==> flow/design.v <==
module cordicp(
  x,
  clk,
  rst,
  en,
  lookup,
  y,
  valid);
input [31:0] x;
input clk;
input en;
input rst;
input [2047:0] lookup;
wire [63:0] tab [31:0];
output reg [63:0] y;
output reg valid;
reg [63:0] x_reg;
reg [4:0] counter;
reg [1:0] state;
  parameter E_IDLE  = 2'd0;
  parameter E_CALC  = 2'd1;
always @ (posedge clk) begin
  if (rst == 1'b1) begin
    x_reg <= {16'h00, x, 16'h00};
    y <= 64'h0000_0001_0000_0000;  
    counter <= 4'b0;
    valid <= 1'b0;
    state <= E_IDLE;
  end else begin
  case (state)
    E_IDLE: begin
      x_reg <= {16'h00, x, 16'h00};
      valid <= 1'b0;
      if (en == 1'b1) begin
        state <= E_CALC;
        y <= 64'h0000_0001_0000_0000;  
      end
    end
    E_CALC: begin
      counter <= counter+1;
      if (x_reg > tab[counter]) begin
        x_reg <= x_reg - tab[counter];
        if (counter < 5'd16)
          y <= y << (5'd16 - counter);
        else
          y <= y + (y >> (counter - 5'd15));
      end
      if (counter == 5'd31) begin
        state <= E_IDLE;
        valid <= 1'b1;
      end
    end
  endcase
  end
end
genvar i;
generate
  for (i=0; i<32; i=i+1) begin : U
    assign tab[31-i] = lookup[(i*64+63):i*64];
  end
endgenerate
endmodule
module cordicn(
  x,
  clk,
  rst,
  en,
  lookup,
  y,
  valid);
input [31:0] x;
input clk;
input en;
input rst;
input [2047:0] lookup;
wire [63:0] tab [31:0];
output reg [63:0] y;
output reg valid;
reg [63:0] x_reg;
reg [4:0] counter;
reg [1:0] state;
  parameter E_IDLE  = 2'd0;
  parameter E_CALC  = 2'd1;
always @ (posedge clk) begin
  if (rst == 1'b1) begin
    x_reg <= {16'h00, x, 16'h00};
    y <= 64'h0000_0001_0000_0000;  
    counter <= 4'b0;
    valid <= 1'b0;
    state <= E_IDLE;
  end else begin
  case (state)
    E_IDLE: begin
      x_reg <= {16'h00, x, 16'h00};
      valid <= 1'b0;
      if (en == 1'b1) begin
        state <= E_CALC;
        y <= 64'h0000_0001_0000_0000;  
      end
    end
    E_CALC: begin
      counter <= counter+1;
      if (x_reg > tab[counter]) begin
        x_reg <= x_reg - tab[counter];
        if (counter < 5'd16)
          y <= y >> (5'd16 - counter);
        else
          y <= y - (y >> (counter - 5'd14));
      end
      if (counter == 5'd31) begin
        state <= E_IDLE;
        valid <= 1'b1;
      end 
    end
  endcase
  end
end
genvar i;
generate
  for (i=0; i<32; i=i+1) begin : U
    assign tab[31-i] = lookup[(i*64+63):i*64];
  end
endgenerate
endmodule
module top
(
  clk,
  rst,
  x,
  en,
  epx,
  sinhx,
  coshx,
  valid
);
input             clk;
input             rst;
input      [31:0] x;
input             en;
output reg [31:0] epx;
       reg [31:0] enx;
output reg [31:0] sinhx;
output reg [31:0] coshx;
output reg        valid;
wire [2047:0] lookupp;
wire [2047:0] lookupn;
wire   [31:0] w_sinhx;
wire   [31:0] w_coshx;
wire   [63:0] w_epx;
wire   [63:0] w_enx;
wire          w_valid;
wire          validp;
wire          validn;
cordicp epos (
  .x      (x),
  .clk    (clk),
  .rst    (rst),
  .en     (en),
  .lookup (lookupp),
  .y      (w_epx),
  .valid  (validp)
);
cordicn eneg (
  .x      (x),
  .clk    (clk),
  .rst    (rst),
  .en     (en),
  .lookup (lookupn),
  .y      (w_enx),
  .valid  (validn)
);
always @ (posedge clk) begin
  if (rst == 1'b1) begin
    epx   <= 32'b0;
    enx   <= 32'b0;
    sinhx <= 32'b0;
    coshx <= 32'b0;
    valid <=  1'b0;
  end else begin
  if (validp == 1'b1)
    epx <= w_epx[47:16];
  if (validn == 1'b1)
    enx <= w_enx[47:16];
  sinhx <= w_sinhx;
  coshx <= w_coshx;
  valid <= w_valid;
  end
end
assign w_sinhx = (w_epx [47:16] - w_enx [47:16]) >> 1;
assign w_coshx = (w_epx [47:16] + w_enx [47:16]) >> 1;
assign w_valid = validn & validp;
assign lookupp = { 
  64'h0000_000B_1721_7F7D,    
  64'h0000_000A_65AF_6785,    
  64'h0000_0009_B43D_4F8D,    
  64'h0000_0009_02CB_3795,    
  64'h0000_0008_5159_1F9D,    
  64'h0000_0007_9FE7_07A6,    
  64'h0000_0006_EE74_EFAE,    
  64'h0000_0006_3D02_D7B6,    
  64'h0000_0005_8B90_BFBE,    
  64'h0000_0004_DA1E_A7C6,    
  64'h0000_0004_28AC_8FCE,    
  64'h0000_0003_773A_77D7,    
  64'h0000_0002_C5C8_5FDF,   
  64'h0000_0002_1456_47E7,   
  64'h0000_0001_62E4_2FEF,   
  64'h0000_0000_B172_17F7,   
  64'h0000_0000_67CC_8FB2,   
  64'h0000_0000_391F_EF8F,   
  64'h0000_0000_1E27_076E,  
  64'h0000_0000_0F85_1860, 
  64'h0000_0000_07E0_A6C3, 
  64'h0000_0000_03F8_1516, 
  64'h0000_0000_01FE_02A6, 
  64'h0000_0000_00FF_8055, 
  64'h0000_0000_007F_E00A,
  64'h0000_0000_003F_F801,
  64'h0000_0000_001F_FE00,
  64'h0000_0000_000F_FF80,
  64'h0000_0000_0007_FFE0,
  64'h0000_0000_0003_FFF8,
  64'h0000_0000_0001_FFFE,
  64'h0000_0000_0000_FFFF
  };
assign lookupn = {
    64'h0000_000B_1721_7F7D,      
    64'h0000_000A_65AF_6785,      
    64'h0000_0009_B43D_4F8D,      
    64'h0000_0009_02CB_3795,      
    64'h0000_0008_5159_1F9D,      
    64'h0000_0007_9FE7_07A6,      
    64'h0000_0006_EE74_EFAE,      
    64'h0000_0006_3D02_D7B6,      
    64'h0000_0005_8B90_BFBE,      
    64'h0000_0004_DA1E_A7C6,      
    64'h0000_0004_28AC_8FCE,      
    64'h0000_0003_773A_77D7,      
    64'h0000_0002_C5C8_5FDF,     
    64'h0000_0002_1456_47E7,     
    64'h0000_0001_62E4_2FEF,     
    64'h0000_0000_B172_17F7, 
    64'h0000_0000_49A5_8844, 
    64'h0000_0000_222F_1D04, 
    64'h0000_0000_1085_98B5, 
    64'h0000_0000_0820_AEC4, 
    64'h0000_0000_0408_1596,
    64'h0000_0000_0202_02AE,
    64'h0000_0000_0100_8055,
    64'h0000_0000_0080_200A,
    64'h0000_0000_0040_0801,
    64'h0000_0000_0020_0200,
    64'h0000_0000_0010_0080,
    64'h0000_0000_0008_0020,
    64'h0000_0000_0004_0008,
    64'h0000_0000_0002_0002,
    64'h0000_0000_0001_0000,
    64'h0000_0000_0000_8000
    };
endmodule
==> flow/run.sh <==
#!/bin/bash
# the make line also repeats each setting of config.mk as NAME=value (left out here)
make -C /OpenROAD-flow-scripts/flow DESIGN_CONFIG=/design/flow/config.mk WORK_HOME=/design/flow/orfs CLKGATE_MAP_FILE= finish
==> flow/config.mk <==
export PLATFORM = sky130hd
export DESIGN_NAME = top
export DESIGN_NICKNAME = top
export VERILOG_FILES = /design/flow/design.v
export SDC_FILE = /design/flow/constraint.sdc
export NUM_CORES = 4
export LEC_CHECK = 0
export CAP_MARGIN = 20
export CORE_MARGIN = 2
export CORE_UTILIZATION = 72
export CTS_CLUSTER_SIZE = 40
export MAX_ROUTING_LAYER = met4
export PLACE_DENSITY_LB_ADDON = 0.26
export SETUP_SLACK_MARGIN = -0.34
export SLEW_MARGIN = 20
==> flow/constraint.sdc <==
create_clock -name core_clock -period 5.63 [get_ports {clk}]
set_input_delay 1.1260 -clock core_clock [delete_from_list [all_inputs] [get_ports {clk}]]
set_output_delay 1.1260 -clock core_clock [all_outputs]
set_load 0.01 [all_outputs]
==> GITHUB_STEP_SUMMARY, run 1 <==
### Metrics collected by this job

| Metric | Value |
|---|---|
| Top cells by instance count after synthesis | `nor2_1 (703), nand2_1 (533), a21oi_1 (515)` |
| Err | `[ERROR GRT-0232] Routing congestion too high. Check the congestion heatmap in the GUI.` |
| Clock tree root buffer cell | `clkbuf_16` |
| Largest cells by area | `dfxtp_1 (15%), mux2i_1 (10%), ha_1 (8.5%)` |
| # hold bufs at CTS | `0` |
| Dpl cell area | `~46000 µm²` |
| Status | `stopped before the end` |
| Ao+oa area frac | `0.2655` |
| Clock Path Buffers | `3` |
| Gr ovfl total | `666` |
| Flip-flops with a built-in enable | `around 64` |
| Top cell area share | `0.1500` |
| Gr usage total | `0.8640` |
| H-tree depth | `2` |
| Row cnt | `86` |
| Yosys stat chip area | `approximately 40000 µm²` |
| Placer congestion estimate | `1.232` |
| Cells after Synth | `5545` |
| Async SR Flop Fraction | `0` |
| Die Wd | `241.0 µm` |
| Synth Area in Adders | `0.08804` |
| Distinct lib cells | `~100` |
| Initial Util | `0.7313` |
| TritonCTS Sinks | `around 370` |
| Mapped Area | `40450 µm²` |
| Dominant comb cell | `AND-OR/OR-AND gates` |
| Failed at | `global routing (5_1_grt)` |
| Register share after synthesis | `0.1975` |
| Xor/xnor share of the synthesized area | `0.06063` |
| Core Region | `55310 µm²` |
| HPWL Detailed | `114.7 mm` |
| Yosys Instances | `around 5500` |
| Die height | `241.0 µm` |
| Mux cell area share after synthesis | `0.1275` |
| I/O Pins | `between 100 and 150` |
| Dpl cells | `6600` |
| Mean area per synthesized cell | `roughly 7.3 µm²` |
| Simple share | `0.2081` |
| Synth flops | `around 370` |
| Die area | `a little under 60000 µm²` |
| Top FF cell, synth | `dfxtp_1` |
| CTS Buf Count | `43` |
| Number of synthesis warnings | `3` |
| IO Port Bufs | `129` |
| Top-count cell post-synth | `nor2_1` |
| Cell taking the most area after synthesis | `dfxtp_1` |
==> layer usage <==
| layer | global-route usage | GRT overflow |
|---|---|---|
| met1 | 0.8547 | 75 |
| met2 | 0.9546 | 315 |
| met3 | 0.7743 | 91 |
| met4 | 0.8399 | 185 |
| met5 | - | - |
==> stage by stage <==
stage / TNS, ns / util / setup WS, ns
CTS: -10.89 / 0.8678 / -0.3845
detailed placement: -10.05 / 0.8335 / -0.6059
global placement: -0.9029 / 0.8335 / -0.3319
floorplan: -42.67 / - / -0.5863
==> repair_timing <==
item	CTS
gates resized	37
buffers inserted	11
endpoints found under the setup margin	15
pin swaps	6
cloned	2
==> inputs of run 2 (changes only) <==
Settings changed: CORE_ASPECT_RATIO from default to 0.6, CORE_MARGIN 2 to 7, CORE_UTILIZATION 72 to 42, CTS_CLUSTER_DIAMETER from default to 222, CTS_CLUSTER_SIZE 40 to default, GPL_ROUTABILITY_DRIVEN from default to 0, MIN_ROUTING_LAYER from default to met2, PLACE_DENSITY_LB_ADDON 0.26 to 0.25, SETUP_SLACK_MARGIN -0.34 to 1.36, TNS_END_PERCENT from default to 50.
Clock period 5.63 ns to 4.79 ns, I/O delays scaled along.
==> GITHUB_STEP_SUMMARY, run 2 <==
### Metrics collected by this job

| Metric | Value |
|---|---|
| Yosys stat chip area | `40450 µm² (unchanged)` |
| # hold bufs at CTS | `0 (unchanged)` |
| Status | `stopped before the end (unchanged)` |
| I/O Pins | `132 (unchanged)` |
| Gr ovfl total | `roughly 1800` |
| Cell taking the most area after synthesis | `dfxtp_1 (unchanged)` |
| Dpl cells | `7922 (was 6600)` |
| Failed at | `global routing (5_1_grt) (unchanged)` |
| Ao+oa area frac | `0.2655 (unchanged)` |
| CTS Buf Count | `43 (unchanged)` |
| HPWL Detailed | `143.7 mm (was 114.7 mm)` |
| Number of synthesis warnings | `3 (unchanged)` |
| Mean area per synthesized cell | `7.295 µm² (unchanged)` |
| Clock tree root buffer cell | `clkbuf_16 (unchanged)` |
| H-tree depth | `2 (unchanged)` |
| Synth Area in Adders | `0.08804 (unchanged)` |
| Row cnt | `87 (was 86)` |
| Mapped Area | `40450 µm² (unchanged)` |
| Xor/xnor share of the synthesized area | `0.06063 (unchanged)` |
| Flip-flops with a built-in enable | `64 (unchanged)` |
| Core Region | `94700 µm² (was 55310 µm²)` |
| TritonCTS Sinks | `367 (unchanged)` |
| Initial Util | `0.4271 (was 0.7313)` |
| Simple share | `0.2081 (unchanged)` |
| Mux cell area share after synthesis | `0.1275 (unchanged)` |
| IO Port Bufs | `129 (unchanged)` |
| Top FF cell, synth | `dfxtp_1 (unchanged)` |
| Die height | `254.4 µm (was 241.0 µm)` |
| Top cell area share | `0.1500 (unchanged)` |
| Gr usage total | `0.7589` |
| Die area | `105500 µm² (was 58090 µm²)` |
| Clock Path Buffers | `3 (unchanged)` |
| Synth flops | `367 (unchanged)` |
| Yosys Instances | `5545 (unchanged)` |
| Top cells by instance count after synthesis | `nor2_1 (703), nand2_1 (533), a21oi_1 (515) (unchanged)` |
| Die Wd | `414.6 µm (was 241.0 µm)` |
| Err | `[ERROR GRT-0116] Global routing finished with congestion. Check the congestion regions in the DRC Viewer. (was [ERROR GRT-0232] Routing congestion too high. Check the congestion heatmap in the GUI.)` |
| Largest cells by area | `dfxtp_1 (15%), mux2i_1 (10%), ha_1 (8.5%) (unchanged)` |
| Cells after Synth | `5545 (unchanged)` |
| Top-count cell post-synth | `nor2_1 (unchanged)` |
| Distinct lib cells | `99 (unchanged)` |
| Register share after synthesis | `0.1975 (unchanged)` |
| Async SR Flop Fraction | `0 (unchanged)` |
| Dominant comb cell | `AND-OR/OR-AND gates (unchanged)` |
==> run 2: routing by layer <==
metal	GRT usage	overflow
met1	-	-
met2	0.7525	138
met3	0.8995	1611
met4	0.5474	88
met5	-	-
==> run 2: stage by stage <==
stage	setup WS [ns]	hold slack (ns)	area (µm²)
floorplan	-1.423	0.4264	41800
detailed placement	-1.268	0.4482	53550
CTS	-0.7963	0.4636	59310
global placement	-1.106	0.4336	53550
==> run 2: what timing repair did <==
item	CTS
setup buffers	177
cloned	13
endpoints found under the setup margin	346
pin swaps	174
gates resized	568
endpoints found under the hold margin	0
==> inputs of run 3 (changes only) <==
Settings changed: ABC_AREA from default to 1, CORE_ASPECT_RATIO 0.6 to 0.83, CORE_MARGIN 7 to 5, CORE_UTILIZATION 42 to 24, CTS_CLUSTER_DIAMETER 222 to 90, HOLD_SLACK_MARGIN from default to 0.1, MAX_ROUTING_LAYER met4 to default, MIN_ROUTING_LAYER met2 to met1, PLACE_DENSITY_LB_ADDON 0.25 to 0.14, SETUP_SLACK_MARGIN 1.36 to default, SLEW_MARGIN 20 to 10, TNS_END_PERCENT 50 to default.
Clock period 4.79 ns to 8.0 ns, I/O delays scaled along.
==> GITHUB_STEP_SUMMARY, run 3 <==
## Synthesis and layout report

| Metric | Value |
|---|---|
| Flop-to-flop setup slack | `0.81 ns` |
| First-pass GRT wire length | `356.2 mm` |
| I/O Pins | `132 (unchanged)` |
| Top FF cell, synth | `dfxtp_1 (unchanged)` |
| CTS Buf Count | `56 (was 43)` |
| Reg-to-reg endpoint | `epos.y[3]` |
| Vias in the first global route | `51740` |
| Most used cell, CP | `nand2_1` |
| Worst Tran Pin Value | `between 1 and 1.5 ns` |
| P_int | `6.585 mW` |
| Initial drt markers | `7557` |
| WP buf/inv | `3` |
| Flop area | `7995 µm²` |
| IO Port Bufs | `129 (unchanged)` |
| Cells after Synth | `8723 (was 5545)` |
| PD cells | `about 290 nW/µm²` |
| Status | `no timing/DRC/antenna violations (was stopped before the end)` |
| Critical path depth | `28` |
| Gr usage total | `0.2258` |
| CP delay by family, top | `simple AND/OR/NAND/NOR gates` |
| Row cnt | `148 (was 87)` |
| Die Wd | `496.9 µm (was 414.6 µm)` |
| CTS tree | `built` |
| Pre-Repair DR Iteration Count | `8` |
| Data arrival, critical path | `7.69 ns` |
| Hold Path Class | `flip-flop to flip-flop` |
| DR vias | `roughly 58000` |
| Top achievable clock speed | `139.1 MHz` |
| Antenna violations before repair | `11` |
| Distinct lib cells | `58 (was 99)` |
| P_sw | `between 8 and 9 mW` |
| # hold bufs at CTS | `0 (unchanged)` |
| RSZ-0062 raised after global routing | `false` |
| WL final | `247.1 mm` |
| Reg2reg start | `epos.counter[4]` |
| Fin Hold WS | `0.4601 ns` |
| Number of synthesis warnings | `3 (unchanged)` |
| Mean area per synthesized cell | `5.413 µm² (was 7.295 µm²)` |
| Yosys stat chip area | `47220 µm² (was 40450 µm²)` |
| Dominant comb cell | `simple AND/OR/NAND/NOR gates (was AND-OR/OR-AND gates)` |
| Clock Path Buffers | `3 (unchanged)` |
| Yosys Instances | `8723 (was 5545)` |
| Gr ovfl total | `0` |
| Xor/xnor share of the synthesized area | `0.02189 (was 0.06063)` |
| Dpl cells | `11230 (was 7922)` |
| Cell taking the most area after synthesis | `nand2_1 (was dfxtp_1)` |
| Wire length per cell | `21.80 µm` |
| Slew Limit Fails | `0` |
| Top-count cell post-synth | `nand2_1 (was nor2_1)` |
| WHS Path Cells | `2` |
| Crit. Startpoint | `epos.counter[4]` |
| HPWL Detailed | `200.4 mm (was 143.7 mm)` |
| Ao+oa area frac | `0.1500 (was 0.2655)` |
| Mapped Area | `47220 µm² (was 40450 µm²)` |
| Leak | `about 26 nW` |
| Max cap viols | `0` |
| Core Region | `195900 µm² (was 94700 µm²)` |
| CP required | `8.51 ns` |
| Die area | `205800 µm² (was 105500 µm²)` |
| Top cells by instance count after synthesis | `nand2_1 (2689), inv_1 (1146), nand3_1 (1121) (was nor2_1 (703), nand2_1 (533), a21oi_1 (515))` |
| Slowest CP cell | `nor2_1` |
| Die height | `414.1 µm (was 254.4 µm)` |
| Min-delay src | `eneg.valid` |
| Synth-to-layout area growth | `12.16%` |
| Largest cells by area | `nand2_1 (21%), dfxtp_1 (13%), nand3_1 (12%) (was dfxtp_1 (15%), mux2i_1 (10%), ha_1 (8.5%))` |
| Clock slew seen by the registers of the worst setup and hold paths | `~0.060 ns` |
| Clock tree root buffer cell | `clkbuf_16 (unchanged)` |
| Crit path capture | `epos.y[3]` |
| Register share after synthesis | `0.1692 (was 0.1975)` |
| Initial Util | `0.2410 (was 0.4271)` |
| Net Sw Frac | `0.5651` |
| Minimum clock period after layout | `about 7 ns` |
| CP startpoint kind | `flip-flop` |
| Simple share | `0.4543 (was 0.2081)` |
| Clock Skews | `0.04691 ns` |
| Worst r2r path cells | `28` |
| Slowest stage delay, CP | `0.82 ns` |
| Seq pwr | `around 2.4 mW` |
| Fin cells | `11340` |
| Combinational gate area | `33530 µm²` |
| Filler cell count | `approximately 23000` |
| Crit path kind | `flip-flop to flip-flop` |
| Post-DRT Antenna Nets | `0` |
| Power share of the clock group | `0.179` |
| Final period util | `0.8984` |
| Clk ins delay skew pair | `0.69 ns` |
| H-tree depth | `2 (unchanged)` |
| Sequential power share | `0.158` |
| Max IR drop VDD | `0.0001711 V` |
| Top power group | `combinational cells` |
| Drt drc | `0` |
| Pin count of the biggest net entering global routing | `between 90 and 100` |
| Mux cell area share after synthesis | `0.006810 (was 0.1275)` |
| Critical path endpoint category | `flip-flop` |
| Finish-stage setup viols | `0` |
| Synth flops | `367 (unchanged)` |
| Top cell area share | `0.2138 (was 0.1500)` |
| Post-CTS Setup Bufs | `0 (was 177)` |
| Combinational power | `10.0 mW` |
| Comb pwr share | `0.663` |
| Fin area | `52960 µm²` |
| Number of logged tool warnings | `roughly 66` |
| DR vias/cell | `5.108` |
| Fin. Hold Viols | `0` |
| Clk pwr | `around 2.7 mW` |
| Total chip power | `15.14 mW` |
| TritonCTS Sinks | `367 (unchanged)` |
| Async SR Flop Fraction | `0 (unchanged)` |
| Crit-path max FO | `25` |
| Post_cts resized | `0 (was 568)` |
| Dpl cell area | `50970 µm² (was 53550 µm²)` |
| Hold path endpoint | `eneg.valid` |
| Slew margin rel. | `0.2534` |
| Synth Area in Adders | `0.07541 (was 0.08804)` |
| Setup TNS | `0 ns` |
| Final nets | `8975` |
| Flip-flops with a built-in enable | `64 (unchanged)` |
-- run 3: area by class of cell --
type / count / area share
well taps: 2625 / 0.06201
clock inverters: 36 / 0.008103
clock buffers: 69 / 0.02915
flip-flops and latches: 367 / 0.1510
repair buffers: 196 / 0.03390
diodes: 6 / 0.0002835
inverters: 1163 / 0.08257
multi-input cells: 6875 / 0.6330
-- run 3: through the flow --
stage,worst slack [ns],util
after CTS,0.9313,0.2703
after global placement,0.9930,0.2602
after floorplan,2.862,-
final,0.8132,0.2703
after global routing,0.1991,0.2703
after detailed placement,0.9831,0.2602
-- run 3: layer usage --
| layer | vias to the layer above | wire (µm) | part of all wire | GRT usage |
|---|---|---|---|---|
| li1 | 28140 | - | - | - |
| met1 | 26780 | 119700 | 0.48 | 0.3466 |
| met3 | 278 | 20950 | 0.085 | 0.03257 |
| met4 | 8 | 8549 | 0.035 | 0.06955 |
| met2 | 2710 | 97840 | 0.40 | 0.3189 |
| met5 | - | 112 | 0.00045 | 0.003233 |
==> inputs of run 4 (changes only) <==
Settings changed: ABC_AREA 1 to default, CORE_ASPECT_RATIO 0.83 to default, CORE_MARGIN 5 to 2, CORE_UTILIZATION 24 to 70, CTS_CLUSTER_DIAMETER 90 to default, CTS_CLUSTER_SIZE from default to 37, GPL_ROUTABILITY_DRIVEN 0 to default, HOLD_SLACK_MARGIN 0.1 to default, MIN_ROUTING_LAYER met1 to default, PLACE_DENSITY from default to 0.6, PLACE_DENSITY_LB_ADDON 0.14 to default, SLEW_MARGIN 10 to 20.
Clock period 8.0 ns to 5.2 ns, I/O delays scaled along.
==> GITHUB_STEP_SUMMARY, run 4 <==
### Metrics collected by this job

| Metric | Value |
|---|---|
| Mux cell area share after synthesis | `0.1275 (was 0.006810)` |
| Number of synthesis warnings | `3 (unchanged)` |
| Row cnt | `88 (was 148)` |
| Xor/xnor share of the synthesized area | `0.06063 (was 0.02189)` |
| Failed at | `global routing (5_1_grt)` |
| Clock Path Buffers | `3 (unchanged)` |
| Top cell area share | `0.1500 (was 0.2138)` |
| Gr ovfl total | `2170` |
| I/O Pins | `132 (unchanged)` |
| Die area | `59720 µm² (was 205800 µm²)` |
| Dominant comb cell | `AND-OR/OR-AND gates (was simple AND/OR/NAND/NOR gates)` |
| TritonCTS Sinks | `367 (unchanged)` |
| Distinct lib cells | `99 (was 58)` |
| Top FF cell, synth | `dfxtp_1 (unchanged)` |
| Top-count cell post-synth | `nor2_1 (was nand2_1)` |
| Die height | `244.4 µm (was 414.1 µm)` |
| Die Wd | `244.4 µm (was 496.9 µm)` |
| Core Region | `57370 µm² (was 195900 µm²)` |
| Gr usage total | `0.9503` |
| CTS Buf Count | `44 (was 56)` |
| Cells after Synth | `5545 (was 8723)` |
| Simple share | `0.2081 (was 0.4543)` |
| Yosys stat chip area | `40450 µm² (was 47220 µm²)` |
| Yosys Instances | `5545 (was 8723)` |
| Err | `[ERROR GRT-0116] Global routing finished with congestion. Check the congestion regions in the DRC Viewer.` |
| Flip-flops with a built-in enable | `64 (unchanged)` |
| Async SR Flop Fraction | `0 (unchanged)` |
| H-tree depth | `2 (unchanged)` |
| Cell taking the most area after synthesis | `dfxtp_1 (was nand2_1)` |
| Ao+oa area frac | `0.2655 (was 0.1500)` |
| Status | `stopped before the end (was no timing/DRC/antenna violations)` |
| Synth Area in Adders | `0.08804 (was 0.07541)` |
| Largest cells by area | `dfxtp_1 (15%), mux2i_1 (10%), ha_1 (8.5%) (was nand2_1 (21%), dfxtp_1 (13%), nand3_1 (12%))` |
| Top cells by instance count after synthesis | `nor2_1 (703), nand2_1 (533), a21oi_1 (515) (was nand2_1 (2689), inv_1 (1146), nand3_1 (1121))` |
| Register share after synthesis | `0.1975 (was 0.1692)` |
| Synth flops | `367 (unchanged)` |
| Mapped Area | `40450 µm² (was 47220 µm²)` |
| Mean area per synthesized cell | `7.295 µm² (was 5.413 µm²)` |
| HPWL Detailed | `120.3 mm (was 200.4 mm)` |
| Clock tree root buffer cell | `clkbuf_16 (unchanged)` |
| Initial Util | `0.7051 (was 0.2410)` |
| IO Port Bufs | `129 (unchanged)` |
| Placer congestion estimate | `about 1.1` |
==> run 4: what timing repair did <==
action | CTS
buffers inserted | 167
endpoints found under the setup margin | 305
pin swaps | 152
gates cloned | 19
hold buffers | 0
gates resized | 587
==> run 4: through the flow <==
stage	cell area (µm²)	worst slack [ns]	std cells	utilization
3_5_place_dp	49750	-0.8821	7029	0.8673
4_1_cts	55560	-0.4368	7288	0.9685
2_1_floorplan	41760	-1.009	5546	-
3_3_place_gp	49750	-0.5590	7029	0.8673
==> run 4: layer usage <==
metal  global-route usage  overflow
met5               0.6315        18
met1               0.8991        83
met3               0.8431       135
met4                1.025       629
met2                1.092      1305
==> inputs of run 5 (changes only) <==
Settings changed: CORE_UTILIZATION 70 to 65, CTS_CLUSTER_SIZE 37 to default, MAX_ROUTING_LAYER from default to met4, TNS_END_PERCENT from default to 5.
==> GITHUB_STEP_SUMMARY, run 5 <==
### Metrics collected by this job

| Metric | Value |
|---|---|
| Yosys stat chip area | `40450 µm² (unchanged)` |
| Die Wd | `253.5 µm (was 244.4 µm)` |
| Dominant comb cell | `AND-OR/OR-AND gates (unchanged)` |
| H-tree depth | `2 (unchanged)` |
| Top FF cell, synth | `dfxtp_1 (unchanged)` |
| Simple share | `0.2081 (unchanged)` |
| Gr usage total | `0.6930` |
| Cells after Synth | `5545 (unchanged)` |
| Die area | `64240 µm² (was 59720 µm²)` |
| Top cells by instance count after synthesis | `nor2_1 (703), nand2_1 (533), a21oi_1 (515) (unchanged)` |
| Synth Area in Adders | `0.08804 (unchanged)` |
| Xor/xnor share of the synthesized area | `0.06063 (unchanged)` |
| CTS Buf Count | `47 (was 44)` |
| # hold bufs at CTS | `0 (unchanged)` |
| TritonCTS Sinks | `367 (unchanged)` |
| Failed at | `global routing (5_1_grt) (unchanged)` |
| Mean area per synthesized cell | `7.295 µm² (unchanged)` |
| Clock Path Buffers | `3 (unchanged)` |
| Die height | `253.5 µm (was 244.4 µm)` |
| Flip-flops with a built-in enable | `64 (unchanged)` |
| Async SR Flop Fraction | `0 (unchanged)` |
| Place WS | `-0.7463 ns (was -0.8821 ns)` |
| Gr ovfl total | `16` |
| I/O Pins | `132 (unchanged)` |
| Core Region | `61600 µm² (was 57370 µm²)` |
| Ao+oa area frac | `0.2655 (unchanged)` |
| Clock tree root buffer cell | `clkbuf_16 (unchanged)` |
| IO Port Bufs | `129 (unchanged)` |
| Largest cells by area | `dfxtp_1 (15%), mux2i_1 (10%), ha_1 (8.5%) (unchanged)` |
| Initial Util | `0.6567 (was 0.7051)` |
| Placer congestion estimate | `1.105 (was 1.111)` |
| Err | `[ERROR GRT-0116] Global routing finished with congestion. Check the congestion regions in the DRC Viewer. (unchanged)` |
| Yosys Instances | `5545 (unchanged)` |
| Cell taking the most area after synthesis | `dfxtp_1 (unchanged)` |
| Mux cell area share after synthesis | `0.1275 (unchanged)` |
| Status | `stopped before the end (unchanged)` |
| Distinct lib cells | `99 (unchanged)` |
| Top-count cell post-synth | `nor2_1 (unchanged)` |
| Synth flops | `367 (unchanged)` |
| Mapped Area | `40450 µm² (unchanged)` |
| Top cell area share | `0.1500 (unchanged)` |
| Register share after synthesis | `0.1975 (unchanged)` |
| Number of synthesis warnings | `3 (unchanged)` |
| HPWL Detailed | `125.4 mm (was 120.3 mm)` |
| Row cnt | `91 (was 88)` |
## run 5: repair_timing
item                                    4_1_cts
setup buffers                                78
endpoints found under the setup margin      294
cloned                                       12
resized                                     396
pin swaps                                   115
## run 5: per-stage QoR
stage	cells	area (µm²)	TNS (ns)	hold slack (ns)
detailed placement	7225	50340	-78.21	0.4568
floorplan	5546	40960	-186.04	0.4264
CTS	7401	54590	-26.00	0.4706
global placement	7225	50340	-52.95	0.4368
## run 5: per-layer routing
metal / overflow / GRT usage
met5: - / -
met4: 7 / 0.6358
met3: 8 / 0.4461
met2: 1 / 0.8779
met1: 0 / 0.7180
==> inputs of run 6 (changes only) <==
Settings changed: CORE_UTILIZATION 65 to 68, CTS_CLUSTER_DIAMETER from default to 30, MAX_ROUTING_LAYER met4 to default, PLACE_DENSITY 0.6 to default, TNS_END_PERCENT 5 to default.
Clock period 5.2 ns to 2.59 ns, I/O delays scaled along.
==> GITHUB_STEP_SUMMARY, run 6 <==
### Metrics collected by this job

| Metric | Value |
|---|---|
| Err | `[ERROR DPL-0038] Utilization greater than 100%, impossible to legalize (was [ERROR GRT-0116] Global routing finished with congestion. Check the congestion regions in the DRC Viewer.)` |
| Cells after Synth | `5545 (unchanged)` |
| Dpl cell area | `55900 µm² (was 50340 µm²)` |
| Die Wd | `247.9 µm (was 253.5 µm)` |
| Row cnt | `89 (was 91)` |
| Cell taking the most area after synthesis | `dfxtp_1 (unchanged)` |
| Placer congestion estimate | `1.162 (was 1.105)` |
| Synth flops | `367 (unchanged)` |
| Top-count cell post-synth | `nor2_1 (unchanged)` |
| Mean area per synthesized cell | `7.295 µm² (unchanged)` |
| Failed at | `clock tree synthesis (4_1_cts) (was global routing (5_1_grt))` |
| Core Region | `58910 µm² (was 61600 µm²)` |
| HPWL Detailed | `161.1 mm (was 125.4 mm)` |
| Initial Util | `0.6866 (was 0.6567)` |
| Mapped Area | `40450 µm² (unchanged)` |
| Die area | `61450 µm² (was 64240 µm²)` |
| Top cell area share | `0.1500 (unchanged)` |
| I/O Pins | `132 (unchanged)` |
| Synth Area in Adders | `0.08804 (unchanged)` |
| Mux cell area share after synthesis | `0.1275 (unchanged)` |
| Yosys Instances | `5545 (unchanged)` |
| Xor/xnor share of the synthesized area | `0.06063 (unchanged)` |
| Number of synthesis warnings | `3 (unchanged)` |
| Async SR Flop Fraction | `0 (unchanged)` |
| Status | `stopped before the end (unchanged)` |
| Die height | `247.9 µm (was 253.5 µm)` |
| Top cells by instance count after synthesis | `nor2_1 (703), nand2_1 (533), a21oi_1 (515) (unchanged)` |
| Flip-flops with a built-in enable | `64 (unchanged)` |
| Ao+oa area frac | `0.2655 (unchanged)` |
| Largest cells by area | `dfxtp_1 (15%), mux2i_1 (10%), ha_1 (8.5%) (unchanged)` |
| Dominant comb cell | `AND-OR/OR-AND gates (unchanged)` |
| Distinct lib cells | `99 (unchanged)` |
| Yosys stat chip area | `40450 µm² (unchanged)` |
| Top FF cell, synth | `dfxtp_1 (unchanged)` |
| Dpl cells | `7828 (was 7225)` |
| IO Port Bufs | `129 (unchanged)` |
| Simple share | `0.2081 (unchanged)` |
| Register share after synthesis | `0.1975 (unchanged)` |
==> run 6: through the flow <==
step / hold WS (ns) / setup TNS [ns] / worst slack [ns]
after detailed placement: 0.4392 / -998.31 / -3.913
after floorplan: 0.4264 / -930.64 / -3.623
after global placement: 0.4371 / -898.75 / -3.048
==> inputs of run 7 (changes only) <==
Settings changed: CORE_UTILIZATION 68 to 65, CTS_CLUSTER_DIAMETER 30 to 54, MAX_ROUTING_LAYER from default to met4, PLACE_DENSITY from default to 0.6.
Clock period 2.59 ns to 5.24 ns, I/O delays scaled along.
==> GITHUB_STEP_SUMMARY, run 7 <==
### Metrics collected by this job

| Metric | Value |
|---|---|
| CTS Buf Count | `53` |
| Ao+oa area frac | `0.2655 (unchanged)` |
| Gr ovfl total | `68` |
| Top FF cell, synth | `dfxtp_1 (unchanged)` |
| Yosys stat chip area | `40450 µm² (unchanged)` |
| Die area | `64240 µm² (was 61450 µm²)` |
| Cell taking the most area after synthesis | `dfxtp_1 (unchanged)` |
| Failed at | `global routing (5_1_grt) (was clock tree synthesis (4_1_cts))` |
| Die height | `253.5 µm (was 247.9 µm)` |
| I/O Pins | `132 (unchanged)` |
| Initial Util | `0.6567 (was 0.6866)` |
| Row cnt | `91 (was 89)` |
| # hold bufs at CTS | `0` |
| Mapped Area | `40450 µm² (unchanged)` |
| IO Port Bufs | `129 (unchanged)` |
| H-tree depth | `2` |
| Place WS | `-0.6740 ns (was -3.913 ns)` |
| Dominant comb cell | `AND-OR/OR-AND gates (unchanged)` |
| Status | `stopped before the end (unchanged)` |
| HPWL Detailed | `120.3 mm (was 161.1 mm)` |
| Err | `[ERROR GRT-0116] Global routing finished with congestion. Check the congestion regions in the DRC Viewer. (was [ERROR DPL-0038] Utilization greater than 100%, impossible to legalize)` |
| Xor/xnor share of the synthesized area | `0.06063 (unchanged)` |
| TritonCTS Sinks | `between 300 and 400` |
| Cells after Synth | `5545 (unchanged)` |
| Simple share | `0.2081 (unchanged)` |
| Clock tree root buffer cell | `clkbuf_16` |
| Flip-flops with a built-in enable | `64 (unchanged)` |
| Top cells by instance count after synthesis | `nor2_1 (703), nand2_1 (533), a21oi_1 (515) (unchanged)` |
| Placer congestion estimate | `1.129 (was 1.162)` |
| Top-count cell post-synth | `nor2_1 (unchanged)` |
| Register share after synthesis | `0.1975 (unchanged)` |
| Largest cells by area | `dfxtp_1 (15%), mux2i_1 (10%), ha_1 (8.5%) (unchanged)` |
| Gr usage total | `0.7380` |
| Top cell area share | `0.1500 (unchanged)` |
| Mux cell area share after synthesis | `0.1275 (unchanged)` |
| Die Wd | `253.5 µm (was 247.9 µm)` |
| Distinct lib cells | `99 (unchanged)` |
| Synth flops | `367 (unchanged)` |
| Number of synthesis warnings | `3 (unchanged)` |
| Async SR Flop Fraction | `0 (unchanged)` |
| Synth Area in Adders | `0.08804 (unchanged)` |
| Clock Path Buffers | `3` |
| Yosys Instances | `5545 (unchanged)` |
| Core Region | `61600 µm² (was 58910 µm²)` |
| Mean area per synthesized cell | `7.295 µm² (unchanged)` |
## run 7: repair_timing
action                                  CTS
endpoints found under the hold margin     0
gates resized                           541
gates cloned                             28
endpoints found under the setup margin  298
setup buffers                           173
pin swaps                               184
## run 7: metal layers
layer | GRT overflow | global-route usage
met1 | 0 | 0.7398
met2 | 32 | 0.9144
met3 | 4 | 0.5261
met4 | 32 | 0.7016
met5 | - | -
## run 7: through the flow
stage | std cells | TNS, ns | instance area, µm²
after CTS | 7404 | -29.71 | 56110
after detailed placement | 7110 | -79.08 | 49940
after floorplan | 5546 | -89.91 | 41700
after global placement | 7110 | -55.91 | 49940
==> inputs of run 8 (changes only) <==
Settings changed: CELL_PAD_IN_SITES_GLOBAL_PLACEMENT from default to 1, CORE_ASPECT_RATIO from default to 1.44, CORE_UTILIZATION 65 to 36, CTS_CLUSTER_DIAMETER 54 to default, CTS_CLUSTER_SIZE from default to 76, MAX_ROUTING_LAYER met4 to met5, PLACE_DENSITY 0.6 to 0.84, SLEW_MARGIN 20 to 0.
Clock period 5.24 ns to 4.3 ns, I/O delays scaled along.
==> GITHUB_STEP_SUMMARY, run 8 <==
## Synthesis and layout report

| Metric | Value |
|---|---|
| Status | `finished with violations (was stopped before the end)` |
| Blocking Checks | `negative setup slack` |
| Global Route met3 Usage | `0.03582` |
| Leak | `28.60 nW` |
| Yosys stat chip area | `40450 µm² (unchanged)` |
| Power share of the clock group | `0.167` |
| Total chip power | `25.79 mW` |
| Drt drc | `0` |
| Crit path capture | `eneg.y[58]` |
| Post-DRT Antenna Nets | `0` |
| P_int | `between 10 and 15 mW` |
| Dpl cells | `8472 (was 7110)` |
| Met1 GRT Util | `0.3489` |
| Combinational power | `17.5 mW` |
| Seq pwr | `4.03 mW` |
| Top achievable clock speed | `169.1 MHz` |
| Crit path kind | `flip-flop to flip-flop` |
| PD cells | `401.5 nW/µm²` |
| Reg2reg start | `eneg.counter[1]` |
| Busiest grt layer | `met2` |
| Max IR drop VDD | `0.0003689 V` |
| Slowest stage delay, CP | `roughly 0.40 ns` |
| TritonCTS Sinks | `367 (unchanged)` |
| CTS tree | `built` |
| Crit-path max FO | `6` |
| Cells after Synth | `5545 (unchanged)` |
| Register share after synthesis | `0.1975 (unchanged)` |
| HPWL Detailed | `155.6 mm (was 120.3 mm)` |
| Fin. Hold Viols | `0` |
| Synth flops | `367 (unchanged)` |
| Reg-to-reg endpoint | `eneg.y[58]` |
| Net Sw Frac | `0.4388` |
| Hold path endpoint | `eneg.x_reg[0]` |
| CP startpoint kind | `flip-flop` |
| Cell taking the most area after synthesis | `dfxtp_1 (unchanged)` |
| CP delay by family, top | `AND-OR/OR-AND gates` |
| Placer congestion estimate | `1.039 (was 1.129)` |
| Layout Utilization | `0.5764` |
| Ao+oa area frac | `0.2655 (unchanged)` |
| WL final | `202.8 mm` |
| Fin area | `roughly 64000 µm²` |
| Pre-Repair DR Iteration Count | `6` |
| Gr ovfl total | `0` |
| Critical path endpoint category | `flip-flop` |
| Xor/xnor share of the synthesized area | `0.06063 (unchanged)` |
| Setup WS post-layout | `-1.614 ns` |
| Sequential power share | `0.156` |
| First-pass GRT wire length | `289.4 mm` |
| Yosys Instances | `5545 (unchanged)` |
| Minimum clock period after layout | `5.914 ns` |
| M2 GR Usage | `0.5854` |
| Gr usage total | `0.3238` |
| Top-count cell post-synth | `nor2_1 (unchanged)` |
| Data arrival, critical path | `approximately 6.4 ns` |
| Core Region | `111500 µm² (was 61600 µm²)` |
| Min-delay src | `eneg.x_reg[0]` |
| P_sw | `11.32 mW` |
| Simple share | `0.2081 (unchanged)` |
| Die height | `406.2 µm (was 253.5 µm)` |
| H-tree depth | `2 (unchanged)` |
| Die area | `115100 µm² (was 64240 µm²)` |
| Top FF cell, synth | `dfxtp_1 (unchanged)` |
| CP required | `between 4 and 5 ns` |
| Mux cell area share after synthesis | `0.1275 (unchanged)` |
| Initial Util | `0.3629 (was 0.6567)` |
| Clock slew seen by the registers of the worst setup and hold paths | `0.07 ns` |
| Slowest CP cell | `or3b_4` |
| I/O Pins | `132 (unchanged)` |
| Dpl cell area | `56430 µm² (was 49940 µm²)` |
| # hold bufs at CTS | `0 (unchanged)` |
| Wire length per cell | `between 20 and 25 µm` |
| Die Wd | `283.3 µm (was 253.5 µm)` |
| Top cell area share | `0.1500 (unchanged)` |
| Clock Path Buffers | `3 (unchanged)` |
| Top cells by instance count after synthesis | `nor2_1 (703), nand2_1 (533), a21oi_1 (515) (unchanged)` |
| Pin count of the biggest net entering global routing | `between 70 and 80` |
| Largest cells by area | `dfxtp_1 (15%), mux2i_1 (10%), ha_1 (8.5%) (unchanged)` |
| Slew Limit Fails | `0` |
| Synth Area in Adders | `0.08804 (unchanged)` |
| Clk ins delay skew pair | `0.66 ns` |
| Worst r2r path cells | `31` |
| IO Port Bufs | `129 (unchanged)` |
| Final nets | `7546` |
| Initial drt markers | `3835` |
| Mapped Area | `40450 µm² (unchanged)` |
| Clock tree root buffer cell | `clkbuf_16 (unchanged)` |
| DR vias | `approximately 50000` |
| Vias in the first global route | `49430` |
| Crit. Startpoint | `eneg.counter[1]` |
| Hold Path Class | `flip-flop to flip-flop` |
| Critical path depth | `31` |
| Comb pwr share | `0.677` |
| Synth-to-layout area growth | `58.83%` |
| Worst Tran Pin Value | `1.165 ns` |
| Dominant comb cell | `AND-OR/OR-AND gates (unchanged)` |
| Clk pwr | `4.30 mW` |
| Flop-to-flop setup slack | `-1.61 ns` |
| Antenna violations before repair | `7` |
| RSZ-0062 raised after global routing | `true` |
| CTS Buf Count | `46 (was 53)` |
| Number of logged tool warnings | `69` |
| WHS Path Cells | `1` |
| Row cnt | `147 (was 91)` |
| Async SR Flop Fraction | `0 (unchanged)` |
| Mean area per synthesized cell | `7.295 µm² (unchanged)` |
| Slew margin rel. | `0.2206` |
| Setup TNS | `-345.68 ns` |
| Final period util | `1.375` |
| WP buf/inv | `10` |
| Top power group | `combinational cells` |
| Fin cells | `8759` |
| Flip-flops with a built-in enable | `64 (unchanged)` |
| Number of synthesis warnings | `3 (unchanged)` |
| Distinct lib cells | `99 (unchanged)` |
| Clock Skews | `0.03359 ns` |
| Finish-stage setup viols | `322` |
| DR vias/cell | `5.765` |
| Max cap viols | `0` |
## run 8: cell type report
| cell class | instances | area, µm² |
|---|---|---|
| sequential | 367 | 8006 |
| timing repair buffer | 2026 | 16940 |
| clock inverter | 26 | 290.3 |
| tap | 1490 | 1864 |
| inverter | 163 | 643.1 |
| clock buffer | 60 | 1328 |
| multi-input combinational | 4626 | 35170 |
| antenna | 1 | 2.502 |
| fill | 10030 | 47220 |
## run 8: stage by stage
step / worst slack, ns / hold WS [ns]
6_report: -1.614 / 0.4646
4_1_cts: -1.576 / 0.4656
5_1_grt: -1.776 / 0.4742
3_5_place_dp: -1.936 / 0.4537
2_1_floorplan: -1.909 / 0.4264
3_3_place_gp: -1.876 / 0.4375
## run 8: metal layers
| layer | wire, µm | vias up |
|---|---|---|
| li1 | - | 23520 |
| met4 | 19390 | 4 |
| met1 | 73380 | 24070 |
| met5 | 22 | - |
| met2 | 98630 | 2051 |
| met3 | 11370 | 848 |
## run 8: timing repair
action,4_1_cts,5_1_grt
setup buffers,59,139
gates resized,225,701
cloned,6,12
hold endpoints to repair,0,0
endpoints found under the setup margin,320,322
pin swaps,55,208
==> inputs of run 9 (changes only) <==
Settings changed: CELL_PAD_IN_SITES_GLOBAL_PLACEMENT 1 to default, CORE_ASPECT_RATIO 1.44 to default, CORE_UTILIZATION 36 to 13, CTS_CLUSTER_SIZE 76 to default, MAX_ROUTING_LAYER met5 to default, PLACE_DENSITY 0.84 to 0.6, SLEW_MARGIN 0 to 20.
Clock period 4.3 ns to 11.3 ns, I/O delays scaled along.
==> GITHUB_STEP_SUMMARY, run 9 <==
## Synthesis and layout report

| Metric | Value |
|---|---|
| First-pass GRT wire length | `251.4 mm (was 289.4 mm)` |
| Comb pwr share | `0.535 (was 0.677)` |
| Clock Skews | `0.03344 ns (was 0.03359 ns)` |
| Post_cts resized | `0 (was 225)` |
| Max cap viols | `0 (unchanged)` |
| CP required | `11.83 ns (was 4.82 ns)` |
| Clock Path Buffers | `3 (unchanged)` |
| Clock tree root buffer cell | `clkbuf_16 (unchanged)` |
| Largest cells by area | `dfxtp_1 (15%), mux2i_1 (10%), ha_1 (8.5%) (unchanged)` |
| Async SR Flop Fraction | `0 (unchanged)` |
| Worst Tran Pin Value | `1.098 ns (was 1.165 ns)` |
| Slew Limit Fails | `0 (unchanged)` |
| Die height | `561.8 µm (was 406.2 µm)` |
| Initial Util | `0.1309 (was 0.3629)` |
| Pin count of the biggest net entering global routing | `90 (was 79)` |
| Combinational power | `3.88 mW (was 17.5 mW)` |
| Xor/xnor share of the synthesized area | `0.06063 (unchanged)` |
| Top cells by instance count after synthesis | `nor2_1 (703), nand2_1 (533), a21oi_1 (515) (unchanged)` |
| Yosys Instances | `5545 (unchanged)` |
| Top achievable clock speed | `104.9 MHz (was 169.1 MHz)` |
| Mapped Area | `40450 µm² (unchanged)` |
| Clk ins delay skew pair | `0.67 ns (was 0.66 ns)` |
| Drt drc | `0 (unchanged)` |
| Power share of the clock group | `0.247 (was 0.167)` |
| Setup TNS | `0 ns (was -345.68 ns)` |
| Clock slew seen by the registers of the worst setup and hold paths | `0.06 ns (was 0.07 ns)` |
| Die Wd | `561.8 µm (was 283.3 µm)` |
| Final period util | `0.8440 (was 1.375)` |
| Initial drt markers | `4489 (was 3835)` |
| Distinct lib cells | `99 (unchanged)` |
| WL final | `171.2 mm (was 202.8 mm)` |
| Number of logged tool warnings | `66 (was 69)` |
| Vias in the first global route | `38500 (was 49430)` |
| Setup WS post-layout | `1.763 ns (was -1.614 ns)` |
| Top cell area share | `0.1500 (unchanged)` |
| Placer congestion estimate | `0.9723 (was 1.039)` |
| P_int | `3.916 mW (was 14.48 mW)` |
| Status | `no timing/DRC/antenna violations (was finished with violations)` |
| Flop area | `7995 µm² (was 8006 µm²)` |
| Wire length per cell | `17.89 µm (was 23.15 µm)` |
| Final nets | `5716 (was 7546)` |
| Crit. Startpoint | `eneg.counter[0] (was eneg.counter[1])` |
| H-tree depth | `2 (unchanged)` |
| Row cnt | `204 (was 147)` |
| Flip-flops with a built-in enable | `64 (unchanged)` |
| Yosys stat chip area | `40450 µm² (unchanged)` |
| CTS tree | `built (unchanged)` |
| Sequential power share | `0.218 (was 0.156)` |
| Hold path endpoint | `eneg.x_reg[0] (unchanged)` |
| Fin. Hold Viols | `0 (unchanged)` |
| Gr usage total | `0.1027 (was 0.3238)` |
| Leak | `19.11 nW (was 28.60 nW)` |
| Number of synthesis warnings | `3 (unchanged)` |
| P_sw | `3.338 mW (was 11.32 mW)` |
| Most used cell, CP | `mux2i_1` |
| Antenna violations before repair | `16 (was 7)` |
| Synth Area in Adders | `0.08804 (unchanged)` |
| Post-DRT Antenna Nets | `0 (unchanged)` |
| Top power group | `combinational cells (unchanged)` |
| Mux cell area share after synthesis | `0.1275 (unchanged)` |
| Register share after synthesis | `0.1975 (unchanged)` |
| Crit path kind | `flip-flop to flip-flop (unchanged)` |
| Crit-path max FO | `29 (was 6)` |
| DR vias | `41740 (was 50490)` |
| Ao+oa area frac | `0.2655 (unchanged)` |
| Worst r2r path cells | `25 (was 31)` |
| Synth flops | `367 (unchanged)` |
| Seq pwr | `1.58 mW (was 4.03 mW)` |
| Simple share | `0.2081 (unchanged)` |
| Combinational gate area | `30560 µm² (was 35170 µm²)` |
| Minimum clock period after layout | `9.537 ns (was 5.914 ns)` |
| WP buf/inv | `3 (was 10)` |
| Mean area per synthesized cell | `7.295 µm² (unchanged)` |
| # hold bufs at CTS | `0 (unchanged)` |
| CP delay by family, top | `AND-OR/OR-AND gates (unchanged)` |
| Reg-to-reg endpoint | `eneg.y[61] (was eneg.y[58])` |
| DR vias/cell | `4.362 (was 5.765)` |
| Flop-to-flop setup slack | `1.76 ns (was -1.61 ns)` |
| IO Port Bufs | `129 (unchanged)` |
| Cell taking the most area after synthesis | `dfxtp_1 (unchanged)` |
| Filler cell count | `35270 (was 10030)` |
| Slowest stage delay, CP | `0.83 ns (was 0.40 ns)` |
| Reg2reg start | `eneg.counter[0] (was eneg.counter[1])` |
| Critical path depth | `25 (was 31)` |
| Top FF cell, synth | `dfxtp_1 (unchanged)` |
| CP startpoint kind | `flip-flop (unchanged)` |
| Top-count cell post-synth | `nor2_1 (unchanged)` |
| Max IR drop VDD | `0.0001367 V (was 0.0003689 V)` |
| CTS Buf Count | `52 (was 46)` |
| Data arrival, critical path | `10.06 ns (was 6.43 ns)` |
| TritonCTS Sinks | `367 (unchanged)` |
| Fin cells | `9568 (was 8759)` |
| Pre-Repair DR Iteration Count | `6 (unchanged)` |
| Slowest CP cell | `dfxtp_1 (was or3b_4)` |
| HPWL Detailed | `133.1 mm (was 155.6 mm)` |
| RSZ-0062 raised after global routing | `false (was true)` |
| Min-delay src | `eneg.x_reg[0] (unchanged)` |
| Gr ovfl total | `0 (unchanged)` |
| Slew margin rel. | `0.2655 (was 0.2206)` |
| Dominant comb cell | `AND-OR/OR-AND gates (unchanged)` |
| Core Region | `309100 µm² (was 111500 µm²)` |
| Net Sw Frac | `0.4602 (was 0.4388)` |
| Dpl cells | `9465 (was 8472)` |
| Post-CTS Setup Bufs | `0 (was 59)` |
| Place WS | `2.026 ns (was -1.936 ns)` |
| PD cells | `151.3 nW/µm² (was 401.5 nW/µm²)` |
| Die area | `315600 µm² (was 115100 µm²)` |
| WHS Path Cells | `1 (unchanged)` |
| Cells after Synth | `5545 (unchanged)` |
| Clk pwr | `1.79 mW (was 4.30 mW)` |
| Hold Path Class | `flip-flop to flip-flop (unchanged)` |
| Synth-to-layout area growth | `18.50% (was 58.83%)` |
| Finish-stage setup viols | `0 (was 322)` |
| I/O Pins | `132 (unchanged)` |
| Fin Hold WS | `0.4594 ns (was 0.4646 ns)` |
| Critical path endpoint category | `flip-flop (unchanged)` |
| Crit path capture | `eneg.y[61] (was eneg.y[58])` |
-- run 9: metrics by stage --
stage	utilization	cell area [µm²]	power, mW
floorplan	-	40450	4.239
global placement	0.1490	46070	5.420
detailed placement	0.1490	46070	5.394
CTS	0.1550	47910	7.226
global route	0.1551	47930	7.669
finish	0.1551	47930	7.254
-- run 9: final cells by class --
cell class / count / area share
flip-flops and latches: 367 / 0.1668
diodes: 4 / 0.0002088
well taps: 4120 / 0.1075
clock inverters: 33 / 0.008927
multi-input cells: 4625 / 0.6376
clock buffers: 65 / 0.02944
repair buffers: 191 / 0.03667
inverters: 163 / 0.01279
-- run 9: layer usage --
layer | part of all wire | track usage | vias up
met4 | 0.044 | 0.04016 | 6
met5 | 0.00020 | 0 | -
li1 | - | - | 19870
met2 | 0.46 | 0.1697 | 1715
met1 | 0.42 | 0.1318 | 19840
met3 | 0.072 | 0.01778 | 315
==> inputs of run 10 (changes only) <==
Settings changed: CAP_MARGIN 20 to 15, CORE_UTILIZATION 13 to 65, MAX_ROUTING_LAYER from default to met4, SETUP_SLACK_MARGIN from default to 1.11.
Clock period 11.3 ns to 6.26 ns, I/O delays scaled along.
==> GITHUB_STEP_SUMMARY, run 10 <==
### Metrics collected by this job

| Metric | Value |
|---|---|
| Dominant comb cell | `AND-OR/OR-AND gates (unchanged)` |
| Clock Path Buffers | `3 (unchanged)` |
| H-tree depth | `2 (unchanged)` |
| # hold bufs at CTS | `0 (unchanged)` |
| Die area | `64240 µm² (was 315600 µm²)` |
| Yosys stat chip area | `40450 µm² (unchanged)` |
| Synth flops | `367 (unchanged)` |
| Register share after synthesis | `0.1975 (unchanged)` |
| Cell taking the most area after synthesis | `dfxtp_1 (unchanged)` |
| Row cnt | `91 (was 204)` |
| Cells after Synth | `5545 (unchanged)` |
| Placer congestion estimate | `1.108 (was 0.9723)` |
| TritonCTS Sinks | `367 (unchanged)` |
| Top FF cell, synth | `dfxtp_1 (unchanged)` |
| Clock tree root buffer cell | `clkbuf_16 (unchanged)` |
| Dpl cell area | `43510 µm² (was 46070 µm²)` |
| Ao+oa area frac | `0.2655 (unchanged)` |
| Top cell area share | `0.1500 (unchanged)` |
| Flip-flops with a built-in enable | `64 (unchanged)` |
| IO Port Bufs | `129 (unchanged)` |
| Mean area per synthesized cell | `7.295 µm² (unchanged)` |
| Status | `stopped before the end (was no timing/DRC/antenna violations)` |
| Mux cell area share after synthesis | `0.1275 (unchanged)` |
| Core Region | `61600 µm² (was 309100 µm²)` |
| Synth Area in Adders | `0.08804 (unchanged)` |
| Number of synthesis warnings | `3 (unchanged)` |
| Mapped Area | `40450 µm² (unchanged)` |
| Err | `[ERROR GRT-0232] Routing congestion too high. Check the congestion heatmap in the GUI.` |
| Failed at | `global routing (5_1_grt)` |
| Top-count cell post-synth | `nor2_1 (unchanged)` |
| Die Wd | `253.5 µm (was 561.8 µm)` |
| Yosys Instances | `5545 (unchanged)` |
| Gr usage total | `0.7443` |
| Top cells by instance count after synthesis | `nor2_1 (703), nand2_1 (533), a21oi_1 (515) (unchanged)` |
| I/O Pins | `132 (unchanged)` |
| CTS Buf Count | `43 (was 52)` |
| Largest cells by area | `dfxtp_1 (15%), mux2i_1 (10%), ha_1 (8.5%) (unchanged)` |
| Simple share | `0.2081 (unchanged)` |
| Dpl cells | `6289 (was 9465)` |
| HPWL Detailed | `109.8 mm (was 133.1 mm)` |
| Initial Util | `0.6567 (was 0.1309)` |
| Xor/xnor share of the synthesized area | `0.06063 (unchanged)` |
| Async SR Flop Fraction | `0 (unchanged)` |
| Gr ovfl total | `57` |
| Distinct lib cells | `99 (unchanged)` |
| Die height | `253.5 µm (was 561.8 µm)` |
run 10: per-layer routing:
layer / overflow / GRT usage
met5: - / -
met4: 32 / 0.6862
met3: 6 / 0.5514
met2: 19 / 0.9077
met1: 0 / 0.7534
run 10: through the flow:
| step | total power [mW] | setup slack (ns) |
|---|---|---|
| 3_3_place_gp | 9.705 | 0.1005 |
| 4_1_cts | 14.30 | 0.6827 |
| 3_5_place_dp | 9.778 | 0.04667 |
| 2_1_floorplan | 7.966 | 0.04545 |
run 10: what timing repair did:
action                                  4_1_cts
buffers inserted                            396
pin swaps                                   276
endpoints found under the setup margin      311
gates cloned                                 35
hold endpoints to repair                      0
gates resized                               844
==> inputs of run 11 (changes only) <==
Settings changed: CAP_MARGIN 15 to 10, CELL_PAD_IN_SITES_GLOBAL_PLACEMENT from default to 3, CORE_ASPECT_RATIO from default to 1.27, CORE_MARGIN 2 to 9, CORE_UTILIZATION 65 to 69, CTS_CLUSTER_DIAMETER from default to 74, GPL_ROUTABILITY_DRIVEN from default to 0, GPL_TIMING_DRIVEN from default to 1, MAX_ROUTING_LAYER met4 to default, MIN_ROUTING_LAYER from default to met2, PLACE_DENSITY 0.6 to 0.94.
Clock period 6.26 ns to 7.16 ns, I/O delays scaled along.
==> GITHUB_STEP_SUMMARY, run 11 <==
### Metrics collected by this job

| Metric | Value |
|---|---|
| Err | `[ERROR GPL-0301] Utilization 158.717 % exceeds 100%. (was [ERROR GRT-0232] Routing congestion too high. Check the congestion heatmap in the GUI.)` |
| Core Region | `57720 µm² (was 61600 µm²)` |
| Mapped Area | `40450 µm² (unchanged)` |
| Failed at | `global placement without I/O (3_1_place_gp_skip_io) (was global routing (5_1_grt))` |
| Top-count cell post-synth | `nor2_1 (unchanged)` |
| Row cnt | `99 (was 91)` |
| Simple share | `0.2081 (unchanged)` |
| Yosys stat chip area | `40450 µm² (unchanged)` |
| Cells after Synth | `5545 (unchanged)` |
| Synth Area in Adders | `0.08804 (unchanged)` |
| Distinct lib cells | `99 (unchanged)` |
| Die area | `67720 µm² (was 64240 µm²)` |
| Die Wd | `232.8 µm (was 253.5 µm)` |
| Yosys Instances | `5545 (unchanged)` |
| Ao+oa area frac | `0.2655 (unchanged)` |
| Dominant comb cell | `AND-OR/OR-AND gates (unchanged)` |
| Number of synthesis warnings | `3 (unchanged)` |
| Largest cells by area | `dfxtp_1 (15%), mux2i_1 (10%), ha_1 (8.5%) (unchanged)` |
| Top cells by instance count after synthesis | `nor2_1 (703), nand2_1 (533), a21oi_1 (515) (unchanged)` |
| Async SR Flop Fraction | `0 (unchanged)` |
| Mean area per synthesized cell | `7.295 µm² (unchanged)` |
| Die height | `290.9 µm (was 253.5 µm)` |
| Top FF cell, synth | `dfxtp_1 (unchanged)` |
| Top cell area share | `0.1500 (unchanged)` |
| Flip-flops with a built-in enable | `64 (unchanged)` |
| Mux cell area share after synthesis | `0.1275 (unchanged)` |
| Register share after synthesis | `0.1975 (unchanged)` |
| Cell taking the most area after synthesis | `dfxtp_1 (unchanged)` |
| Status | `stopped before the end (unchanged)` |
| Xor/xnor share of the synthesized area | `0.06063 (unchanged)` |
| Synth flops | `367 (unchanged)` |
| Initial Util | `0.7007 (was 0.6567)` |
==> inputs of run 12 (changes only) <==
Settings changed: CAP_MARGIN 10 to 20, CELL_PAD_IN_SITES_GLOBAL_PLACEMENT 3 to default, CORE_ASPECT_RATIO 1.27 to default, CORE_MARGIN 9 to 2, CORE_UTILIZATION 69 to 68, CTS_CLUSTER_DIAMETER 74 to 30, GPL_ROUTABILITY_DRIVEN 0 to default, GPL_TIMING_DRIVEN 1 to default, MIN_ROUTING_LAYER met2 to default, PLACE_DENSITY 0.94 to default, SETUP_SLACK_MARGIN 1.11 to 0.82.
Clock period 7.16 ns to 3.18 ns, I/O delays scaled along.
==> GITHUB_STEP_SUMMARY, run 12 <==
### Metrics collected by this job

| Metric | Value |
|---|---|
| Number of synthesis warnings | `3 (unchanged)` |
| IO Port Bufs | `129` |
| Mux cell area share after synthesis | `0.1275 (unchanged)` |
| Die height | `247.9 µm (was 290.9 µm)` |
| Synth Area in Adders | `0.08804 (unchanged)` |
| Mapped Area | `40450 µm² (unchanged)` |
| Top-count cell post-synth | `nor2_1 (unchanged)` |
| Xor/xnor share of the synthesized area | `0.06063 (unchanged)` |
| I/O Pins | `around 130` |
| Largest cells by area | `dfxtp_1 (15%), mux2i_1 (10%), ha_1 (8.5%) (unchanged)` |
| Cells after Synth | `5545 (unchanged)` |
| Mean area per synthesized cell | `7.295 µm² (unchanged)` |
| Die Wd | `247.9 µm (was 232.8 µm)` |
| Row cnt | `89 (was 99)` |
| Yosys Instances | `5545 (unchanged)` |
| HPWL Detailed | `147.9 mm` |
| Dpl cells | `about 7700` |
| Flip-flops with a built-in enable | `64 (unchanged)` |
| Ao+oa area frac | `0.2655 (unchanged)` |
| Top cell area share | `0.1500 (unchanged)` |
| Core Region | `58910 µm² (was 57720 µm²)` |
| Synth flops | `367 (unchanged)` |
| Simple share | `0.2081 (unchanged)` |
| Initial Util | `0.6866 (was 0.7007)` |
| Die area | `61450 µm² (was 67720 µm²)` |
| Dpl cell area | `around 55000 µm²` |
| Top cells by instance count after synthesis | `nor2_1 (703), nand2_1 (533), a21oi_1 (515) (unchanged)` |
| Register share after synthesis | `0.1975 (unchanged)` |
| Dominant comb cell | `AND-OR/OR-AND gates (unchanged)` |
| Distinct lib cells | `99 (unchanged)` |
| Top FF cell, synth | `dfxtp_1 (unchanged)` |
| Failed at | `clock tree synthesis (4_1_cts) (was global placement without I/O (3_1_place_gp_skip_io))` |
| Err | `[ERROR DPL-0038] Utilization greater than 100%, impossible to legalize (was [ERROR GPL-0301] Utilization 158.717 % exceeds 100%.)` |
| Yosys stat chip area | `40450 µm² (unchanged)` |
| Cell taking the most area after synthesis | `dfxtp_1 (unchanged)` |
| Async SR Flop Fraction | `0 (unchanged)` |
| Placer congestion estimate | `around 1.2` |
| Status | `stopped before the end (unchanged)` |
==> run 12: metrics by stage <==
stage	setup slack, ns	hold slack (ns)
3_5_place_dp	-3.026	0.4532
3_3_place_gp	-2.526	0.4356
2_1_floorplan	-3.033	0.4264
==> inputs of run 13 (changes only) <==
Settings changed: CORE_UTILIZATION 68 to 67, CTS_CLUSTER_DIAMETER 30 to 232, CTS_CLUSTER_SIZE from default to 36, PLACE_DENSITY from default to 0.6, SETUP_SLACK_MARGIN 0.82 to default.
Clock period 3.18 ns to 2.75 ns, I/O delays scaled along.
==> GITHUB_STEP_SUMMARY, run 13 <==
### Metrics collected by this job

| Metric | Value |
|---|---|
| Row cnt | `90 (was 89)` |
| Largest cells by area | `dfxtp_1 (15%), mux2i_1 (10%), ha_1 (8.5%) (unchanged)` |
| HPWL Detailed | `148.4 mm (was 147.9 mm)` |
| Ao+oa area frac | `0.2655 (unchanged)` |
| Placer congestion estimate | `1.206 (was 1.151)` |
| Mean area per synthesized cell | `7.295 µm² (unchanged)` |
| Err | `[ERROR DPL-0038] Utilization greater than 100%, impossible to legalize (unchanged)` |
| Async SR Flop Fraction | `0 (unchanged)` |
| Flip-flops with a built-in enable | `64 (unchanged)` |
| Dpl cells | `7767 (was 7678)` |
| Synth Area in Adders | `0.08804 (unchanged)` |
| I/O Pins | `132 (unchanged)` |
| Failed at | `clock tree synthesis (4_1_cts) (unchanged)` |
| Place WS | `-3.569 ns (was -3.026 ns)` |
| Cell taking the most area after synthesis | `dfxtp_1 (unchanged)` |
| Cells after Synth | `5545 (unchanged)` |
| Simple share | `0.2081 (unchanged)` |
| Core Region | `60020 µm² (was 58910 µm²)` |
| Die area | `62350 µm² (was 61450 µm²)` |
| Distinct lib cells | `99 (unchanged)` |
| Register share after synthesis | `0.1975 (unchanged)` |
| Dominant comb cell | `AND-OR/OR-AND gates (unchanged)` |
| Top FF cell, synth | `dfxtp_1 (unchanged)` |
| Xor/xnor share of the synthesized area | `0.06063 (unchanged)` |
| Yosys Instances | `5545 (unchanged)` |
| Top-count cell post-synth | `nor2_1 (unchanged)` |
| Yosys stat chip area | `40450 µm² (unchanged)` |
| Number of synthesis warnings | `3 (unchanged)` |
| Top cell area share | `0.1500 (unchanged)` |
| Top cells by instance count after synthesis | `nor2_1 (703), nand2_1 (533), a21oi_1 (515) (unchanged)` |
| IO Port Bufs | `129 (unchanged)` |
| Dpl cell area | `55380 µm² (was 54750 µm²)` |
| Status | `stopped before the end (unchanged)` |
| Die height | `249.7 µm (was 247.9 µm)` |
| Initial Util | `0.6739 (was 0.6866)` |
| Synth flops | `367 (unchanged)` |
| Mapped Area | `40450 µm² (unchanged)` |
| Die Wd | `249.7 µm (was 247.9 µm)` |
| Mux cell area share after synthesis | `0.1275 (unchanged)` |
Power and IR drop assume default switching activity.
